## red
==> flow/design.v (excerpt) <==
module Final_AXI_to_APB_Bridge #(
    parameter AXI_ADDR_WIDTH    = 32,
    parameter AXI_DATA_WIDTH    = 32,
    parameter AXI_MAX_BURST_LEN = 8,
    parameter AXI_BURST_WIDTH   = 2,
    parameter AXI_SIZE_WIDTH    = 3,
    parameter APB_ADDR_WIDTH    = 32,
    parameter APB_DATA_WIDTH    = 32
)(
    input  [AXI_ADDR_WIDTH-1:0]    AWADDR,
    input  [AXI_BURST_WIDTH-1:0]   AWBURST,
    input  [AXI_MAX_BURST_LEN-1:0] AWLEN,
    input                          AWVALID,
    output                         AWREADY,
    input  [AXI_ADDR_WIDTH-1:0]    ARADDR,
    input  [AXI_BURST_WIDTH-1:0]   ARBURST,
    input  [AXI_MAX_BURST_LEN-1:0] ARLEN,
    input                          ARVALID,
    output                         ARREADY,
    input  [AXI_DATA_WIDTH-1:0]    WDATA,
    input                          WVALID,
    input                          WLAST,
    input  [AXI_DATA_WIDTH/8-1:0]  WSTRB,
    output                         WREADY,
    output [AXI_DATA_WIDTH-1:0]    RDATA,
    output [1:0]                   RRESP,
    output                         RVALID,
    output                         RLAST,
    input                          RREADY,
    output [1:0]                   BRESP,
    output                         BVALID,
    input                          BREADY,
    input                          ACLK,
    input                          ARESETn,
    output [APB_ADDR_WIDTH-1:0]    PADDR,
    output                         PWRITE,
    output                         PSEL1,
    output                         PSEL2,
    output                         PSEL3,
    output                         PSEL4,
    output                         PENABLE,
  ...
For scale: roughly 2100 cells after synthesis, about 270 I/O pins.
export LEC_CHECK = 0
export CAP_MARGIN = 20
export CORE_MARGIN = 2
export CORE_UTILIZATION = 66
export HOLD_SLACK_MARGIN = -0.08
export MAX_ROUTING_LAYER = met4
export PLACE_DENSITY = 0.6
export SLEW_MARGIN = 20
create_clock -name core_clock -period 5.62 [get_ports {ACLK}]
run.sh (not shown) runs the stock make flow with config.mk's settings and CLKGATE_MAP_FILE=.
What blue does differently from red at the input level:
Settings: an added CTS_CLUSTER_DIAMETER of 28; a deleted HOLD_SLACK_MARGIN that had been -0.08; a deleted PLACE_DENSITY that had been 0.6; a deleted MAX_ROUTING_LAYER that had been met4; a change of the clock period (ns, I/O delays scaled along) from 5.62 to 4.07.
==> comparison <==
blue | ERROR | 4_1_cts
Diff red -> blue: flip-flop and latch count after synthesis about even, number of placed cells counting well taps rose 95, overall die area about even, minimum setup slack after placement fell 0.81 ns.
red -> blue: weighted congestion reported at the end of routability-driven placement flat
Compared with red, in blue count of input and output buffers now sits at about the same level; multiplexer fraction of the synthesized cell area now sits at about the same level.
Summary: with red as the reference, final HPWL from detailed placement in blue moved up by a little under 10%.
As far as total cells reported by yosys after synthesis goes, red and blue are indistinguishable; the numbers are identical.
Comparing red and blue, the lower placed cell area was measured on red.
Modified inputs, green compared to blue
Settings: a deleted CTS_CLUSTER_DIAMETER that had been 28; a change of CORE_UTILIZATION from 66 to 65; an added SETUP_SLACK_MARGIN of 1.03.
==> comparison <==
- Flow for green halted at 5_1_grt, error code GRT-0232.
- Reported for green and blue, AND-OR/OR-AND share of the synthesized area turned out identical to the last digit.
- Compared with blue, green shows a higher die size.
- The chip height of green exceeds that of blue by about 0.75%.
### green -> orange
Settings: CTS_CLUSTER_DIAMETER: unset -> 28; SETUP_SLACK_MARGIN: 1.03 -> -0.34; CORE_UTILIZATION: 65 -> 71; CTS_CLUSTER_SIZE: unset -> 52.
[summary]
orange did not make it past 4_1_cts, where a tool error ended it.
On placeable core region, orange does better than green.
Number of cells after detailed placement (lower): orange
Taking green as the reference, in orange area figure in the yosys stat output ~0 delta, area of the die now sits lower.
Global placement routability congestion in orange is about 2.4% higher than in green
Diff orange..green | synthesized-area fraction occupied by xor and xnor cells | negligible
~same number of cells in the yosys synthesis report in orange and green
diff inputs: orange => purple
Settings: a deleted SETUP_SLACK_MARGIN that had been -0.34; a deleted CTS_CLUSTER_DIAMETER that had been 28; a change of CORE_UTILIZATION from 71 to 72; a deleted CTS_CLUSTER_SIZE that had been 52; an added PLACE_DENSITY of 0.67; a change of the clock period (ns, I/O delays scaled along) from 4.07 to 4.62.
[summary]
- purple terminated abnormally: 5_1_grt reported GRT-0116.
- Seen in the log of orange: DPL-0038 during 4_1_cts, after which the run never completed.
- orange -> purple: number of ports placed on the die boundary delta 0, exact match
- [purple] x dimension of the die fell 1.1 um relative to orange
- Between purple and orange, the area of the core is higher for orange.
- On post-place instance area, the higher figure sits with orange, not purple.
- Compared with orange, purple shows die area that has gone down slightly.

========
old:
Final_AXI_to_APB_Bridge again, from the RTL that the note above started with.
==> flow/config.mk <==
export PLATFORM = sky130hd
export DESIGN_NAME = Final_AXI_to_APB_Bridge
export DESIGN_NICKNAME = Final_AXI_to_APB_Bridge
export VERILOG_FILES = /design/flow/design.v
export SDC_FILE = /design/flow/constraint.sdc
export NUM_CORES = 4
export LEC_CHECK = 0
export ABC_AREA = 1
export CAP_MARGIN = 20
export CORE_MARGIN = 2
export CORE_UTILIZATION = 72
export CTS_CLUSTER_DIAMETER = 394
export CTS_CLUSTER_SIZE = 100
export PLACE_DENSITY = 0.42
export SLEW_MARGIN = 20
==> flow/constraint.sdc <==
create_clock -name core_clock -period 2.85 [get_ports {ACLK}]
set_input_delay 0.5700 -clock core_clock [delete_from_list [all_inputs] [get_ports {ACLK}]]
set_output_delay 0.5700 -clock core_clock [all_outputs]
set_load 0.01 [all_outputs]
Run status, old: aborted in clock tree synthesis (4_1_cts), error DPL-0038
For new, these inputs were changed with respect to old:
==> flow/config.mk <==
export PLATFORM = sky130hd
export DESIGN_NAME = Final_AXI_to_APB_Bridge
export DESIGN_NICKNAME = Final_AXI_to_APB_Bridge
export VERILOG_FILES = /design/flow/design.v
export SDC_FILE = /design/flow/constraint.sdc
export NUM_CORES = 4
export LEC_CHECK = 0
export CAP_MARGIN = 20
export CORE_MARGIN = 2
export CORE_UTILIZATION = 40
export PLACE_DENSITY = 0.6
export SLEW_MARGIN = 20
==> flow/constraint.sdc <==
create_clock -name core_clock -period 6.0 [get_ports {ACLK}]
set_input_delay 1.2000 -clock core_clock [delete_from_list [all_inputs] [get_ports {ACLK}]]
set_output_delay 1.2000 -clock core_clock [all_outputs]
set_load 0.01 [all_outputs]
### Flow results
new ended with every stage complete and zero timing, DRC or antenna violations. Compared with old, new shows a final RePlAce weighted congestion that is 0.17 lower. Die: new bigger than old. Cell count after placement, new and old, higher one = old.
